## T
==> flow/design.v (excerpt) <==
module alu16_top(clk, valA, valB, aluop, sub, lr, cc, result);
	input clk;
	input [15:0] valA, valB;
	input [3:0] aluop;
	input sub, lr;
	output reg [3:0] cc;
	output reg [15:0] result;
	reg [15:0] a_q, b_q;
	reg [3:0] op_q;
	reg sub_q, lr_q;
	wire [3:0] cc_w;
	wire [15:0] result_w;
	ALU alu(.valA(a_q), .valB(b_q), .aluop(op_q), .sub(sub_q), .lr(lr_q), .cc(cc_w), .result(result_w));
	always @(posedge clk) begin
		a_q <= valA;
		b_q <= valB;
		op_q <= aluop;
		sub_q <= sub;
		lr_q <= lr;
		cc <= cc_w;
		result <= result_w;
	end
endmodule
Size in the first run: ~980 cells after synthesis, about 59 I/O pins.
Settings: LEC_CHECK=0, ABC_AREA=1, CAP_MARGIN=20, CORE_ASPECT_RATIO=1.17, CORE_MARGIN=2, CORE_UTILIZATION=71, CTS_CLUSTER_DIAMETER=47, CTS_CLUSTER_SIZE=25, GPL_ROUTABILITY_DRIVEN=1, MIN_ROUTING_LAYER=met1, PLACE_DENSITY_LB_ADDON=0.27, SLEW_MARGIN=20; clock period 3.6 ns.
run.sh (not shown) runs the stock make flow with config.mk's settings and CLKGATE_MAP_FILE=.
Inputs modified between T and Q:
--- a/flow/config.mk
+++ b/flow/config.mk
@@ -7,5 +7,5 @@
 export LEC_CHECK = 0
 export ABC_AREA = 1
-export CAP_MARGIN = 20
+export CAP_MARGIN = 0
 export CORE_ASPECT_RATIO = 1.17
 export CORE_MARGIN = 2
@@ -14,5 +14,7 @@
 export CTS_CLUSTER_SIZE = 25
 export GPL_ROUTABILITY_DRIVEN = 1
+export HOLD_SLACK_MARGIN = 0.05
 export MIN_ROUTING_LAYER = met1
 export PLACE_DENSITY_LB_ADDON = 0.27
+export SETUP_SLACK_MARGIN = 0.46
 export SLEW_MARGIN = 20
[summary]
Summary across T and Q: the single failing run is Q. Routability congestion estimate from global placement of Q falls short of that of T by a few percent. As far as cell count after placement is concerned, Q and T perform about the same. Total placed instance area: Q vs T up 31 µm². On die size, T and Q are basically level. Core footprint: Q vs T identical. From T to Q, complex-gate fraction of the synthesized area did not move at all.

---

alu16_top again, from the RTL that the note above started with.
## alu16_top
module alu16_top(clk, valA, valB, aluop, sub, lr, cc, result);
	input clk;
	input [15:0] valA, valB;
	input [3:0] aluop;
	input sub, lr;
	output reg [3:0] cc;
	output reg [15:0] result;
	reg [15:0] a_q, b_q;
	reg [3:0] op_q;
	reg sub_q, lr_q;
	wire [3:0] cc_w;
	wire [15:0] result_w;
	ALU alu(.valA(a_q), .valB(b_q), .aluop(op_q), .sub(sub_q), .lr(lr_q), .cc(cc_w), .result(result_w));
	always @(posedge clk) begin
		a_q <= valA;
		b_q <= valB;
		op_q <= aluop;
		sub_q <= sub;
		lr_q <= lr;
		cc <= cc_w;
		result <= result_w;
	end
endmodule
clock: 4.7 ns
lec_check: 0
cap_margin: 20
core_aspect_ratio: 1.79
core_margin: 2
core_utilization: 40
cts_cluster_diameter: 112
cts_cluster_size: 18
setup_slack_margin: -0.44
slew_margin: 20
Then changed:
==> flow/config.mk (replaced) <==
export PLATFORM = sky130hd
export DESIGN_NAME = alu16_top
export DESIGN_NICKNAME = alu16_top
export VERILOG_FILES = /design/flow/design.v
export SDC_FILE = /design/flow/constraint.sdc
export NUM_CORES = 4
export LEC_CHECK = 0
export CAP_MARGIN = 20
export CORE_MARGIN = 2
export CORE_UTILIZATION = 57
export SETUP_SLACK_MARGIN = 0.97
export SLEW_MARGIN = 20
==> flow/constraint.sdc (replaced) <==
create_clock -name core_clock -period 3.41 [get_ports {clk}]
set_input_delay 0.6820 -clock core_clock [delete_from_list [all_inputs] [get_ports {clk}]]
set_output_delay 0.6820 -clock core_clock [all_outputs]
set_load 0.01 [all_outputs]
Result:
- The new run failed in 5_1_grt
- synthesized cell count stays the same
- die area fell by a quarter to a third
- synthesized area does not change

---

Setup of run 1:
alu16_top again, from the RTL that the note above started with.
// alu16_top
module alu16_top(clk, valA, valB, aluop, sub, lr, cc, result);
make LEC_CHECK=0 ABC_AREA=1 CAP_MARGIN=20 CORE_MARGIN=2 CORE_UTILIZATION=68 CTS_CLUSTER_DIAMETER=57 CTS_CLUSTER_SIZE=37 HOLD_SLACK_MARGIN=0.24 SETUP_SLACK_MARGIN=-0.3 SLEW_MARGIN=20 finish   # period 3.0 ns
For run 1, the flow was terminated by a tool error in 5_1_grt and produced no final design.
For run 2, these inputs were changed with respect to run 1:
--- a/flow/config.mk
+++ b/flow/config.mk
@@ -8 +7,0 @@
-export ABC_AREA = 1
@@ -11,5 +10 @@
-export CORE_UTILIZATION = 68
-export CTS_CLUSTER_DIAMETER = 57
-export CTS_CLUSTER_SIZE = 37
-export HOLD_SLACK_MARGIN = 0.24
-export SETUP_SLACK_MARGIN = -0.3
+export CORE_UTILIZATION = 61
==> flow/constraint.sdc <==
create_clock -name core_clock -period 2.27 [get_ports {clk}]
set_input_delay 0.4540 -clock core_clock [delete_from_list [all_inputs] [get_ports {clk}]]
set_output_delay 0.4540 -clock core_clock [all_outputs]
set_load 0.01 [all_outputs]
- As the logs show, run 2 stopped at 5_1_grt after a tool error, so it never reached the end of the flow.
- From run 1 to run 2 the numbers moved as follows: horizontal die dimension moved up, number of gates resized after cts moved up, cell count in the Yosys report moved down.
- On run 2: proportion of synthesized area in mux cells is 12 points higher than what run 1 gave.
- Relative to run 1, the die area measured on run 2 has increased by more than 10%.
For run 3, these inputs were changed with respect to run 2:
--- a/flow/config.mk
+++ b/flow/config.mk
@@ -10 +10,5 @@
-export CORE_UTILIZATION = 61
+export CORE_UTILIZATION = 70
+export CTS_CLUSTER_DIAMETER = 246
+export CTS_CLUSTER_SIZE = 37
+export HOLD_SLACK_MARGIN = -0.08
+export PLACE_DENSITY = 0.69
[summary]
Run 2 → run 3: synthesized area divided by synthesized cell count closely matched the old numbers, vertical die dimension decreased by about 6.4% relative to the old numbers, area of the core decreased by about 14% relative to the old numbers, area fraction in mux cells closely matched the old numbers, weighted congestion at the end of routability-driven global placement increased by about 9% relative to the old numbers.
Horizontal die dimension ended up 7.0 µm lower on run 3 than on run 2.
As far as cell area after synthesis is concerned, run 2 and run 3 perform about the same.
Run 3 against run 2: starting density of the core increased 10 points, yosys-reported design area after synthesis has remained practically unchanged, die footprint -12%.
Status: run 3 FAILED at 3_5_place_dp (tool error)
Setup changes, run 3 to run 4
--- a/flow/config.mk
+++ b/flow/config.mk
@@ -10,5 +10,3 @@
-export CORE_UTILIZATION = 70
-export CTS_CLUSTER_DIAMETER = 246
-export CTS_CLUSTER_SIZE = 37
-export HOLD_SLACK_MARGIN = -0.08
-export PLACE_DENSITY = 0.69
+export CORE_UTILIZATION = 57
+export CTS_CLUSTER_SIZE = 64
+export SETUP_SLACK_MARGIN = -0.3
==> flow/constraint.sdc <==
create_clock -name core_clock -period 3.41 [get_ports {clk}]
set_input_delay 0.6820 -clock core_clock [delete_from_list [all_inputs] [get_ports {clk}]]
set_output_delay 0.6820 -clock core_clock [all_outputs]
set_load 0.01 [all_outputs]
### Flow results
Run 4 -> stages 100% | layout checks FAIL | negative setup slack. Summary of run 4 over run 3: post-synthesis cell count saw little to no change, height of the chip now sits higher, effective utilization at floorplan saw a decrease, async set-reset flop share out of synthesis has remained practically unchanged. As far as area share of and/or/nand/nor cells after synthesis goes, run 4 and run 3 are indistinguishable; the numbers are identical. From run 4 to run 3, post-synth area from yosys stat did not move at all. Going from run 3 to run 4, row count moved up, chip width +10%, routability congestion estimate shrank by 0.073, standard cell core area now sits higher. The die of run 4 is larger than the one used in run 3.
Input changes introduced in run 5 (baseline for comparison: run 4):
--- a/flow/config.mk
+++ b/flow/config.mk
@@ -10,3 +10,3 @@
-export CORE_UTILIZATION = 57
-export CTS_CLUSTER_SIZE = 64
-export SETUP_SLACK_MARGIN = -0.3
+export CORE_UTILIZATION = 40
+export MAX_ROUTING_LAYER = met4
+export SETUP_SLACK_MARGIN = 0.6
==> flow/constraint.sdc <==
create_clock -name core_clock -period 4.7 [get_ports {clk}]
set_input_delay 0.9400 -clock core_clock [delete_from_list [all_inputs] [get_ports {clk}]]
set_output_delay 0.9400 -clock core_clock [all_outputs]
set_load 0.01 [all_outputs]
==> results <==
- Between run 4 and run 5, starting utilization of the core area is higher for run 4, run 5 comes in under that.
- Final hold violation count came out exactly the same in run 4 and run 5.
- Diff run 4 -> run 5 | cell count | down by a little under 10%
- Run 5 finished every step from synthesis to the final layout, and the layout passed the timing, DRC and antenna checks.
- [run 5] total placed cells including tap cells fell 99 relative to run 4
- Largest net degree at the start of global routing up about 14% in run 5 wrt run 4
- Delta(final hold slack, run 5 - run 4) > 0
- Post-cts gate resize count: run 5 < run 4
- On die height, the higher figure sits with run 5, not run 4.
- Combinational cell power was higher in the run labelled run 4.
Changes in run 6 relative to run 5:
--- a/flow/config.mk
+++ b/flow/config.mk
@@ -8,0 +9 @@
+export CORE_ASPECT_RATIO = 1.79
@@ -10,3 +11,4 @@
-export CORE_UTILIZATION = 40
-export MAX_ROUTING_LAYER = met4
-export SETUP_SLACK_MARGIN = 0.6
+export CORE_UTILIZATION = 68
+export CTS_CLUSTER_DIAMETER = 220
+export CTS_CLUSTER_SIZE = 98
+export SETUP_SLACK_MARGIN = -0.44
==> comparison <==
Run 5 → run 6: synthesized cell count shows no meaningful change; die area has decreased; net count of the mapped netlist ~0 delta; number of cell rows has increased. Share of the yosys chip area belonging to registers came out exactly the same in run 6 and run 5. Run 5 reached the final stage; the timing, DRC and antenna checks on its layout passed. Run 6 never completed, since it errored out during 5_1_grt. [run 6 vs run 5] post-placement cell count: lower in run 6. From run 5 to run 6 the numbers moved as follows: share of the core filled by cells before placement increased by 29 points relative to the old numbers; floorplan core area decreased by 42% relative to the old numbers. Of run 6 and run 5, run 5 shows the higher chip width, with run 6 below it. Of run 6 and run 5, the lower final RePlAce weighted congestion belongs to run 5.
Power is estimated from default activity; no workload was simulated.
